==> v33 <==
## arbiter_puf
module arbiter_puf #(parameter challenge_size = 8, response_width = 24)
					(input logic [challenge_size-1 : 0] challenge,
					input logic clk, reset,
					output logic [response_width-1 : 0] response);
logic [challenge_size-1 : 0] out_lfsr;
logic [31:0] out_muxchain;
logic temp_out_mux1, temp_out_mux2;
logic out_mux1, out_mux2, en;
logic [7:0] count;
logic temp_comp;
logic [response_width-1 : 0] temp_response;
lfsr #(challenge_size) lfsr1(.clk(clk), .en_lfsr(en), .reset(reset), .in_lfsr(challenge), .out_lfsr(out_lfsr));
logic [7:0] out_chain0, out_chain1;
chain c0 (.in(en), .clk(clk), .reset(reset), .challenge(out_lfsr), .out_chain(out_chain0));
chain c1 (.in(en), .clk(clk), .reset(reset), .challenge(out_lfsr), .out_chain(out_chain1));
assign out_muxchain[7:0] = out_chain0;
assign out_muxchain[15:8] = out_chain1;
assign out_muxchain[31:16] = '0;
mux16_1 m3(.in0(out_muxchain[0]), .in1(out_muxchain[1]), .in2(out_muxchain[2]), .in3(out_muxchain[3]), .in4(out_muxchain[4]), .in5(out_muxchain[5]), .in6(out_muxchain[6]), .in7(out_muxchain[7]), .in8(out_muxchain[8]), .in9(out_muxchain[9]), .in10(out_muxchain[10]), .in11(out_muxchain[11]), .in12(out_muxchain[12]), .in13(out_muxchain[13]), .in14(out_muxchain[14]), .in15(out_muxchain[15]), .se(out_lfsr[3:0]), .out(temp_out_mux1)); 
  ...
export LEC_CHECK = 0
export CAP_MARGIN = 35
export CELL_PAD_IN_SITES_DETAIL_PLACEMENT = 0
export CELL_PAD_IN_SITES_GLOBAL_PLACEMENT = 2
export CORE_MARGIN = 5
export CORE_UTILIZATION = 46
export CTS_CLUSTER_SIZE = 100
export GPL_ROUTABILITY_DRIVEN = 0
export GPL_TIMING_DRIVEN = 1
export HOLD_SLACK_MARGIN = 0.06
export MAX_ROUTING_LAYER = met4
export MIN_ROUTING_LAYER = met1
export PLACE_DENSITY_LB_ADDON = 0.01
export SLEW_MARGIN = 10
create_clock -name core_clock -period 6.32 [get_ports {clk}]
run.sh (not shown) runs the stock make flow with config.mk's settings and CLKGATE_MAP_FILE=.
==> inputs of v14, as changes to v33 <==
CAP_MARGIN = 20   (was 35)
CELL_PAD_IN_SITES_DETAIL_PLACEMENT = default   (was 0)
CELL_PAD_IN_SITES_GLOBAL_PLACEMENT = default   (was 2)
CORE_MARGIN = 2   (was 5)
CORE_UTILIZATION = 40   (was 46)
CTS_CLUSTER_SIZE = default   (was 100)
GPL_ROUTABILITY_DRIVEN = default   (was 0)
GPL_TIMING_DRIVEN = default   (was 1)
HOLD_SLACK_MARGIN = default   (was 0.06)
MAX_ROUTING_LAYER = default   (was met4)
MIN_ROUTING_LAYER = default   (was met1)
PLACE_DENSITY_LB_ADDON = default   (was 0.01)
SLEW_MARGIN = 20   (was 10)
==> flow/constraint.sdc (replaced) <==
create_clock -name core_clock -period 3.86 [get_ports {clk}]
set_input_delay 0.7720 -clock core_clock [delete_from_list [all_inputs] [get_ports {clk}]]
set_output_delay 0.7720 -clock core_clock [all_outputs]
set_load 0.01 [all_outputs]
==> inputs of v28, as changes to v33 <==
CAP_MARGIN = 20   (was 35)
CELL_PAD_IN_SITES_DETAIL_PLACEMENT = default   (was 0)
CELL_PAD_IN_SITES_GLOBAL_PLACEMENT = default   (was 2)
CORE_MARGIN = 2   (was 5)
CORE_UTILIZATION = 70   (was 46)
CTS_CLUSTER_SIZE = 19   (was 100)
GPL_ROUTABILITY_DRIVEN = default   (was 0)
GPL_TIMING_DRIVEN = default   (was 1)
HOLD_SLACK_MARGIN = default   (was 0.06)
MAX_ROUTING_LAYER = default   (was met4)
MIN_ROUTING_LAYER = default   (was met1)
SETUP_SLACK_MARGIN = 0.88   (was default)
SLEW_MARGIN = 20   (was 10)
==> flow/constraint.sdc (replaced) <==
create_clock -name core_clock -period 3.45 [get_ports {clk}]
set_input_delay 0.6900 -clock core_clock [delete_from_list [all_inputs] [get_ports {clk}]]
set_output_delay 0.6900 -clock core_clock [all_outputs]
set_load 0.01 [all_outputs]
==> summary of the runs <==
- Against v28, the clock power of v14 is smaller by about 3%.
- Critical path depth is the same in v33 and v14.
- Clock-buffer cell count, highest first: v33, v14, v28.
- In synthesized cell count, v14 and v33 do not differ.
- The highest hold slack belongs to v33, the lowest to v28.
- Worst setup slack: v33 > v28 > v14.
==> figures <==
Outcome: v33 no timing/DRC/antenna violations; v28 no timing/DRC/antenna violations; v14 no timing/DRC/antenna violations
Half-perimeter wire length of the detailed placement result: v33 222 mm; v28 214 mm; v14 214 mm
Total Power Consumption: v33 51200 µW; v28 90000 µW; v14 83800 µW
Area after detailed placement: v33 0.196 mm²; v28 0.194 mm²; v14 0.197 mm²
Worst max-slew margin expressed relative to the limit: v33 0.299; v28 0.404; v14 0.301
Area of the die: v33 0.425 mm²; v28 0.275 mm²; v14 0.480 mm²
Post-placement cell count: v33 19370; v28 17526; v14 20158
Worst slack on hold paths: v33 456 ps; v28 82.2 ps; v14 421 ps
Warning total across the stage logs: v33 74; v28 60; v14 75
Clock network power consumption: v33 25700 µW; v28 43200 µW; v14 42000 µW
Worst setup timing slack at the placement stage: v33 3170 ps; v28 1150 ps; v14 1400 ps
Met1 wire length: v33 158 mm; v28 143 mm; v14 158 mm
Max stage delay on crit path: v33 560 ps; v28 550 ps; v14 830 ps
Met1 Track Usage GR: v33 0.224; v28 0.326; v14 0.197


==> run a <==
Starting RTL as in the previous note.
make LEC_CHECK=0 ABC_AREA=1 CAP_MARGIN=20 CELL_PAD_IN_SITES_DETAIL_PLACEMENT=1 CELL_PAD_IN_SITES_GLOBAL_PLACEMENT=1 CORE_MARGIN=6 CORE_UTILIZATION=59 CTS_CLUSTER_DIAMETER=27 CTS_CLUSTER_SIZE=33 GPL_ROUTABILITY_DRIVEN=0 GPL_TIMING_DRIVEN=0 SLEW_MARGIN=0 TNS_END_PERCENT=30 finish   # period 8.0 ns
==> run b (differences from run a) <==
ABC_AREA = default   (was 1)
CELL_PAD_IN_SITES_DETAIL_PLACEMENT = default   (was 1)
CELL_PAD_IN_SITES_GLOBAL_PLACEMENT = default   (was 1)
CORE_MARGIN = 2   (was 6)
CORE_UTILIZATION = 65   (was 59)
CTS_CLUSTER_DIAMETER = default   (was 27)
CTS_CLUSTER_SIZE = default   (was 33)
GPL_ROUTABILITY_DRIVEN = default   (was 0)
GPL_TIMING_DRIVEN = default   (was 0)
SETUP_SLACK_MARGIN = 0.74   (was default)
SLEW_MARGIN = 20   (was 0)
TNS_END_PERCENT = default   (was 30)
==> flow/constraint.sdc (replaced) <==
create_clock -name core_clock -period 4.4 [get_ports {clk}]
set_input_delay 0.8800 -clock core_clock [delete_from_list [all_inputs] [get_ports {clk}]]
set_output_delay 0.8800 -clock core_clock [all_outputs]
set_load 0.01 [all_outputs]
==> run c (differences from run a) <==
CORE_UTILIZATION = 37   (was 59)
CTS_CLUSTER_SIZE = 44   (was 33)
PLACE_DENSITY = 0.92   (was default)
==> qor summary <==
quantity	run c	run a	run b
Start point of the worst hold path	c1.c7.rng1.temp[211]$_DFF_PN1_	c0.c3.rng1.temp[232]$_DFF_PN1_	-
Dpl hpwl	285,700 um	255,400 um	210,300 um
Required time at the worst-slack endpoint	9.17 ns	9.18 ns	3.52 ns
First drt pass iteration count	7	5	5
Met2 capacity usage during global routing	43.75%	57.86%	35.65%
Global-route wire length before repair	929,600 um	827,800 um	530,700 um
Pwr dens	258.9 nW/um^2	273.4 nW/um^2	341.7 nW/um^2
Combinational group power	1.03 mW	982 uW	920 uW
Area fraction in full adders, half adders and majority gates	0.01316%	0.01316%	0.01319%
Worst hold path class	reg -> reg	reg -> reg	in -> async
NonClk Buf Share	1.305%	1.247%	0.6899%
Crit path buffers/inverters	6	6	1
Drt wl/cell	30.08 um	29.38 um	16.50 um
Overall die height	728.8 um	579.7 um	544.2 um
Area share of and-or/or-and cells after synthesis	0.6160%	0.6160%	0.04684%
Total antenna diodes in the routed design	15	4	3
Share of the final layout cell area in multi-input gates	37.70%	37.56%	41.78%
Fraction of the core area covered by cells at the end of the flow	45.02%	72.22%	71.52%
Worst hold path stage count	1	1	-
Final instance count without filler cells	22,910	20,660	18,580
Wire length on met2	365,200 um	327,900 um	149,800 um
Uppermost routed layer	met5	met5	met4
Outcome	complete, no violations	complete, no violations	complete, no violations
Die area	531,200 sq um	336,000 sq um	296,100 sq um
Sw Share	25.60%	23.45%	20.79%
Comb power frac	1.7%	1.6%	1.3%
Cells after Synth	14,530	14,530	14,220
No activity file was given, so power comes from the tool's default toggle rates.
